==> 09-25: inputs <==
==> flow/design.v <==
module alu_top (
    input clk,
    input [15:0] a,
    input [15:0] b,
    input [5:0] alufn,
    input fail,
    output reg z,
    output reg v,
    output reg n,
    output reg [15:0] out
  );
  reg [15:0] a_q;
  reg [15:0] b_q;
  reg [5:0] alufn_q;
  reg fail_q;
  wire alu_z;
  wire alu_v;
  wire alu_n;
  wire [15:0] alu_out;
  alu_13 alu (
    .a(a_q),
    .b(b_q),
    .alufn(alufn_q),
    .fail(fail_q),
    .z(alu_z),
    .v(alu_v),
    .n(alu_n),
    .out(alu_out)
  );
  always @(posedge clk) begin
    a_q <= a;
    b_q <= b;
    alufn_q <= alufn;
    fail_q <= fail;
    z <= alu_z;
    v <= alu_v;
    n <= alu_n;
    out <= alu_out;
  end
endmodule

module adder16_15 (
    input [5:0] alufn,
    input [15:0] a,
    input [15:0] b,
    output reg z,
    output reg v,
    output reg n,
    output reg [15:0] addOUT
  );
  reg [15:0] out;
  always @* begin
    out = $signed(a) + $signed(b ^ {5'h10{alufn[0+0-:1]}}) + alufn[0+0-:1];
    addOUT = out;
    z = (~|out);
    v = (a[15+0-:1] & (b[15+0-:1] ^ alufn[0+0-:1]) & ~out[15+0-:1]) | (~a[15+0-:1] & ~(b[15+0-:1] ^ alufn[0+0-:1]) & out[15+0-:1]);
    n = out[15+0-:1];
  end
endmodule
module bool16_16 (
    input [5:0] alufn,
    input [15:0] a,
    input [15:0] b,
    output reg [15:0] boolOUT
  );
  always @* begin
    case (alufn[0+3-:4])
      4'h6: begin
        boolOUT = a ^ b;
      end
      4'h8: begin
        boolOUT = a & b;
      end
      4'ha: begin
        boolOUT = a;
      end
      4'he: begin
        boolOUT = a | b;
      end
      default: begin
        boolOUT = 1'h0;
      end
    endcase
  end
endmodule
module shift16_17 (
    input [5:0] alufn,
    input [15:0] a,
    input [15:0] b,
    output reg [15:0] shiftOUT
  );
  always @* begin
    case (alufn[0+1-:2])
      2'h0: begin
        shiftOUT = a << b;
      end
      2'h1: begin
        shiftOUT = a >> b;
      end
      2'h3: begin
        shiftOUT = $signed(a) >>> $signed(b);
      end
      default: begin
        shiftOUT = a;
      end
    endcase
  end
endmodule
module cmp16_18 (
    input [5:0] alufn,
    input z,
    input v,
    input n,
    output reg [15:0] compOUT
  );
  always @* begin
    case (alufn[1+1-:2])
      2'h1: begin
        compOUT = {15'h0000, z};
      end
      2'h2: begin
        compOUT = {15'h0000, v ^ n};
      end
      2'h3: begin
        compOUT = {15'h0000, z | (v ^ n)};
      end
      default: begin
        compOUT = 1'h0;
      end
    endcase
  end
endmodule
module muldiv16_19 (
    input [5:0] alufn,
    input [15:0] a,
    input [15:0] b,
    output reg z,
    output reg v,
    output reg n,
    output reg [15:0] muldivOUT
  );
  reg [31:0] out;
  always @* begin
    case (alufn[1+1-:2])
      2'h1: begin
        out = $signed(a) * $signed(b);
        z = (~|(out[0+15-:16]));
        if (a != 1'h0 && $signed(out[0+15-:16]) / $signed(a) != $signed(b)) begin
          v = 1'h1;
        end else begin
          v = 1'h0;
        end
        n = a[15+0-:1] ^ b[15+0-:1];
      end
      2'h2: begin
        if (b == 1'h0) begin
          out = 1'h0;
          z = 1'h0;
          v = 1'h0;
          n = 1'h0;
        end else begin
          out = $signed(a) / $signed(b);
          z = (~|(out[0+15-:16]));
          n = a[15+0-:1] ^ b[15+0-:1];
          v = 1'h0;
        end
      end
      2'h3: begin
        if (b == 1'h0) begin
          out = 1'h0;
          z = 1'h0;
          v = 1'h0;
          n = 1'h0;
        end else begin
          out = a - (a / b * b);
          z = (~|(out[0+15-:16]));
          n = out[15+0-:1];
          v = 1'h0;
        end
      end
      default: begin
        out = 1'h0;
        z = 1'h0;
        v = 1'h0;
        n = 1'h0;
      end
    endcase
    muldivOUT = out[0+15-:16];
  end
endmodule
module alu_13 (
    input [15:0] a,
    input [15:0] b,
    input [5:0] alufn,
    input fail,
    output reg z,
    output reg v,
    output reg n,
    output reg [15:0] out
  );
  wire [1-1:0] M_adder16_z;
  wire [1-1:0] M_adder16_v;
  wire [1-1:0] M_adder16_n;
  wire [16-1:0] M_adder16_addOUT;
  reg [6-1:0] M_adder16_alufn;
  reg [16-1:0] M_adder16_a;
  reg [16-1:0] M_adder16_b;
  adder16_15 adder16 (
    .alufn(M_adder16_alufn),
    .a(M_adder16_a),
    .b(M_adder16_b),
    .z(M_adder16_z),
    .v(M_adder16_v),
    .n(M_adder16_n),
    .addOUT(M_adder16_addOUT)
  );
  wire [16-1:0] M_bool16_boolOUT;
  reg [6-1:0] M_bool16_alufn;
  reg [16-1:0] M_bool16_a;
  reg [16-1:0] M_bool16_b;
  bool16_16 bool16 (
    .alufn(M_bool16_alufn),
    .a(M_bool16_a),
    .b(M_bool16_b),
    .boolOUT(M_bool16_boolOUT)
  );
  wire [16-1:0] M_shift16_shiftOUT;
  reg [6-1:0] M_shift16_alufn;
  reg [16-1:0] M_shift16_a;
  reg [16-1:0] M_shift16_b;
  shift16_17 shift16 (
    .alufn(M_shift16_alufn),
    .a(M_shift16_a),
    .b(M_shift16_b),
    .shiftOUT(M_shift16_shiftOUT)
  );
  wire [16-1:0] M_cmp16_compOUT;
  reg [6-1:0] M_cmp16_alufn;
  reg [1-1:0] M_cmp16_z;
  reg [1-1:0] M_cmp16_v;
  reg [1-1:0] M_cmp16_n;
  cmp16_18 cmp16 (
    .alufn(M_cmp16_alufn),
    .z(M_cmp16_z),
    .v(M_cmp16_v),
    .n(M_cmp16_n),
    .compOUT(M_cmp16_compOUT)
  );
  wire [1-1:0] M_muldiv16_z;
  wire [1-1:0] M_muldiv16_v;
  wire [1-1:0] M_muldiv16_n;
  wire [16-1:0] M_muldiv16_muldivOUT;
  reg [6-1:0] M_muldiv16_alufn;
  reg [16-1:0] M_muldiv16_a;
  reg [16-1:0] M_muldiv16_b;
  muldiv16_19 muldiv16 (
    .alufn(M_muldiv16_alufn),
    .a(M_muldiv16_a),
    .b(M_muldiv16_b),
    .z(M_muldiv16_z),
    .v(M_muldiv16_v),
    .n(M_muldiv16_n),
    .muldivOUT(M_muldiv16_muldivOUT)
  );
  reg [15:0] outT;
  always @* begin
    M_adder16_alufn = alufn;
    M_adder16_a = a;
    M_adder16_b = b;
    z = M_adder16_z;
    v = M_adder16_v;
    n = M_adder16_n;
    M_bool16_alufn = alufn;
    M_bool16_a = a;
    M_bool16_b = b;
    M_shift16_alufn = alufn;
    M_shift16_a = a;
    M_shift16_b = b;
    M_cmp16_alufn = alufn;
    M_cmp16_z = M_adder16_z;
    M_cmp16_v = M_adder16_v;
    M_cmp16_n = M_adder16_n;
    M_muldiv16_alufn = alufn;
    M_muldiv16_a = a;
    M_muldiv16_b = b;
    case (alufn[4+1-:2])
      2'h0: begin
        if (alufn[1+1-:2] == 2'h0) begin
          outT = M_adder16_addOUT;
        end else begin
          outT = M_muldiv16_muldivOUT;
          z = M_muldiv16_z;
          v = M_muldiv16_v;
          n = M_muldiv16_n;
        end
      end
      2'h1: begin
        outT = M_bool16_boolOUT;
      end
      2'h2: begin
        outT = M_shift16_shiftOUT;
      end
      2'h3: begin
        outT = M_cmp16_compOUT;
      end
    endcase
    out = outT ^ fail;
  end
endmodule
==> flow/run.sh <==
#!/bin/bash
# the make line also repeats each setting of config.mk as NAME=value (left out here)
make -C /OpenROAD-flow-scripts/flow DESIGN_CONFIG=/design/flow/config.mk WORK_HOME=/design/flow/orfs CLKGATE_MAP_FILE= finish
==> flow/config.mk <==
export PLATFORM = sky130hd
export DESIGN_NAME = alu_top
export DESIGN_NICKNAME = alu_top
export VERILOG_FILES = /design/flow/design.v
export SDC_FILE = /design/flow/constraint.sdc
export NUM_CORES = 4
export LEC_CHECK = 0
export CAP_MARGIN = 20
export CORE_MARGIN = 2
export CORE_UTILIZATION = 58
export CTS_CLUSTER_DIAMETER = 54
export HOLD_SLACK_MARGIN = -0.09
export SLEW_MARGIN = 20
export TNS_END_PERCENT = 5
==> flow/constraint.sdc <==
create_clock -name core_clock -period 59.6 [get_ports {clk}]
set_input_delay 11.9200 -clock core_clock [delete_from_list [all_inputs] [get_ports {clk}]]
set_output_delay 11.9200 -clock core_clock [all_outputs]
set_load 0.01 [all_outputs]
==> 09-17 (differences from 09-25) <==
Settings changed: CORE_UTILIZATION 58 to 50, CTS_CLUSTER_DIAMETER 54 to unset, HOLD_SLACK_MARGIN -0.09 to unset, TNS_END_PERCENT 5 to 100.
==> flow/constraint.sdc (replaced) <==
create_clock -name core_clock -period 65.3 [get_ports {clk}]
set_input_delay 13.0600 -clock core_clock [delete_from_list [all_inputs] [get_ports {clk}]]
set_output_delay 13.0600 -clock core_clock [all_outputs]
set_load 0.01 [all_outputs]
==> COMMIT_EDITMSG <==
Record implementation results from latest flow run

- The run finished, with violations left.
* SO Faults: negative setup slack
- Number of setup violations in the final report: 17
- Post-CTS repair ended up resizing around 380 cells.
- Met1 demand-to-capacity share in global routing: between 50 and 60%
- Global routing consumed, over all layers together, about 45% of the routing resources.
- Met3 GRT Util: under 10%
- Worst Setup Slack, final: -3141 ps
- GRT met2 Usage: between 70% and 80%
* Worst setup timing slack at the placement stage: -3973 ps
* Post-CTS Setup Inserts: approximately 200
* Global route total overflow: 0
- Floorplan Utilization: just over 50%
- Chip area: around 90000 um2
[end of results for 09-17]
==> COMMIT_EDITMSG <==
Log flow metrics for this revision

- Post-CTS Setup Inserts: approximately 190
- # resized after CTS: about 300
- Floorplan Utilization: around three fifths
- The floorplan step defined a die boundary enclosing 76830 um2.
* GRT met2 Usage: just under 100%
- The global route stage reports its total congestion overflow as approximately 550.
* First error in the log: [ERROR GRT-0232] Routing congestion too high. Check the congestion heatmap in the GUI.
- Result of the run: stopped before the end
- It got as far as global routing and failed there.
[end of results for 09-25]

========
==> inputs of job 3105 <==
RTL: the design.v shown in full above, as it stands there.
make LEC_CHECK=0 CAP_MARGIN=20 CORE_MARGIN=2 CORE_UTILIZATION=70 CTS_CLUSTER_SIZE=25 PLACE_DENSITY_LB_ADDON=0.27 SLEW_MARGIN=20 finish   # period 19.9 ns
run.sh (not shown) runs the stock make flow with config.mk's settings and CLKGATE_MAP_FILE=.
==> job 597 (differences from job 3105) <==
--- a/flow/config.mk
+++ b/flow/config.mk
@@ -7,7 +7,7 @@
 export LEC_CHECK = 0
 export CAP_MARGIN = 20
 export CORE_MARGIN = 2
-export CORE_UTILIZATION = 70
-export CTS_CLUSTER_SIZE = 25
-export PLACE_DENSITY_LB_ADDON = 0.27
+export CORE_UTILIZATION = 68
+export CTS_CLUSTER_DIAMETER = 303
+export CTS_CLUSTER_SIZE = 99
 export SLEW_MARGIN = 20
==> flow/constraint.sdc (replaced) <==
create_clock -name core_clock -period 64.1 [get_ports {clk}]
set_input_delay 12.8200 -clock core_clock [delete_from_list [all_inputs] [get_ports {clk}]]
set_output_delay 12.8200 -clock core_clock [all_outputs]
set_load 0.01 [all_outputs]
==> qor summary <==
item	job 3105	job 597
Outcome	did not finish	did not finish
Last stage reached	detailed placement	clock tree synthesis
Area of the core	61370 µm²	62970 µm²
Mean instance size in the synthesized netlist	7.118 µm²	7.118 µm²
Top-count cell post-synth	sky130_fd_sc_hd__ha_1	sky130_fd_sc_hd__ha_1
X dimension of the die	252.7 µm	256.3 µm
Largest area contributor in the netlist	sky130_fd_sc_hd__ha_1	sky130_fd_sc_hd__ha_1
Total Die Area	63840 µm²	65680 µm²
Overall die height	252.7 µm	256.3 µm
Routability Congestion	1.238	1.289
Yosys stat cell total	6081	6081
YS warnings	7	7
Area share of the leading cell type in the synthesized netlist	20.32%	20.32%
Port Buffers	58	58
Mapped Cells	6081	6081
Simple-gate share of the synthesized area	22.83%	22.83%
Row count	91	92
Pre-Place Util	70.53%	68.74%

========
==> build 16: inputs <==
Starts from the design.v that is shown in full above.
make LEC_CHECK=0 CAP_MARGIN=15 CELL_PAD_IN_SITES_GLOBAL_PLACEMENT=2 CORE_ASPECT_RATIO=1.89 CORE_MARGIN=2 CORE_UTILIZATION=70 CTS_CLUSTER_DIAMETER=357 CTS_CLUSTER_SIZE=32 HOLD_SLACK_MARGIN=-0.09 MAX_ROUTING_LAYER=met5 SETUP_SLACK_MARGIN=-1.75 SLEW_MARGIN=20 finish   # period 17.4 ns
==> inputs of build 36, as changes to build 16 <==
ABC_AREA = 1   (was not set)
CELL_PAD_IN_SITES_GLOBAL_PLACEMENT = not set   (was 2)
CORE_ASPECT_RATIO = not set   (was 1.89)
CORE_UTILIZATION = 72   (was 70)
CTS_CLUSTER_DIAMETER = 303   (was 357)
CTS_CLUSTER_SIZE = 99   (was 32)
HOLD_SLACK_MARGIN = not set   (was -0.09)
MAX_ROUTING_LAYER = not set   (was met5)
SETUP_SLACK_MARGIN = not set   (was -1.75)
==> flow/constraint.sdc (replaced) <==
create_clock -name core_clock -period 64.1 [get_ports {clk}]
set_input_delay 12.8200 -clock core_clock [delete_from_list [all_inputs] [get_ports {clk}]]
set_output_delay 12.8200 -clock core_clock [all_outputs]
set_load 0.01 [all_outputs]
==> inputs of trial 3, as changes to build 16 <==
CAP_MARGIN = 20   (was 15)
CELL_PAD_IN_SITES_GLOBAL_PLACEMENT = not set   (was 2)
CORE_ASPECT_RATIO = not set   (was 1.89)
CORE_UTILIZATION = 12   (was 70)
CTS_CLUSTER_DIAMETER = not set   (was 357)
CTS_CLUSTER_SIZE = not set   (was 32)
HOLD_SLACK_MARGIN = not set   (was -0.09)
MAX_ROUTING_LAYER = not set   (was met5)
SETUP_SLACK_MARGIN = not set   (was -1.75)
==> flow/constraint.sdc (replaced) <==
create_clock -name core_clock -period 97.0 [get_ports {clk}]
set_input_delay 19.4000 -clock core_clock [delete_from_list [all_inputs] [get_ports {clk}]]
set_output_delay 19.4000 -clock core_clock [all_outputs]
set_load 0.01 [all_outputs]
==> inputs of build 17, as changes to build 16 <==
ABC_AREA = 1   (was not set)
CAP_MARGIN = 20   (was 15)
CELL_PAD_IN_SITES_GLOBAL_PLACEMENT = not set   (was 2)
CORE_ASPECT_RATIO = not set   (was 1.89)
CORE_UTILIZATION = 58   (was 70)
CTS_CLUSTER_DIAMETER = not set   (was 357)
CTS_CLUSTER_SIZE = not set   (was 32)
HOLD_SLACK_MARGIN = 0.29   (was -0.09)
MAX_ROUTING_LAYER = not set   (was met5)
SETUP_SLACK_MARGIN = not set   (was -1.75)
TNS_END_PERCENT = 5   (was not set)
==> flow/constraint.sdc (replaced) <==
create_clock -name core_clock -period 59.6 [get_ports {clk}]
set_input_delay 11.9200 -clock core_clock [delete_from_list [all_inputs] [get_ports {clk}]]
set_output_delay 11.9200 -clock core_clock [all_outputs]
set_load 0.01 [all_outputs]
==> comparison <==
Build 36 died in detailed placement, error DPL-0033. Trial 3 went through all stages and came out clean. Build 16 never finished: it broke off in global placement without I/O with GPL-0301. Build 17 did not get past global routing on GRT-0232. Die area: trial 3 > build 17 > build 16 > build 36. Between trial 3 and build 36, the lower synthesized cell count is in trial 3 (gap 10%, measured against build 36). Area after synthesis is the same in build 36 and build 17.
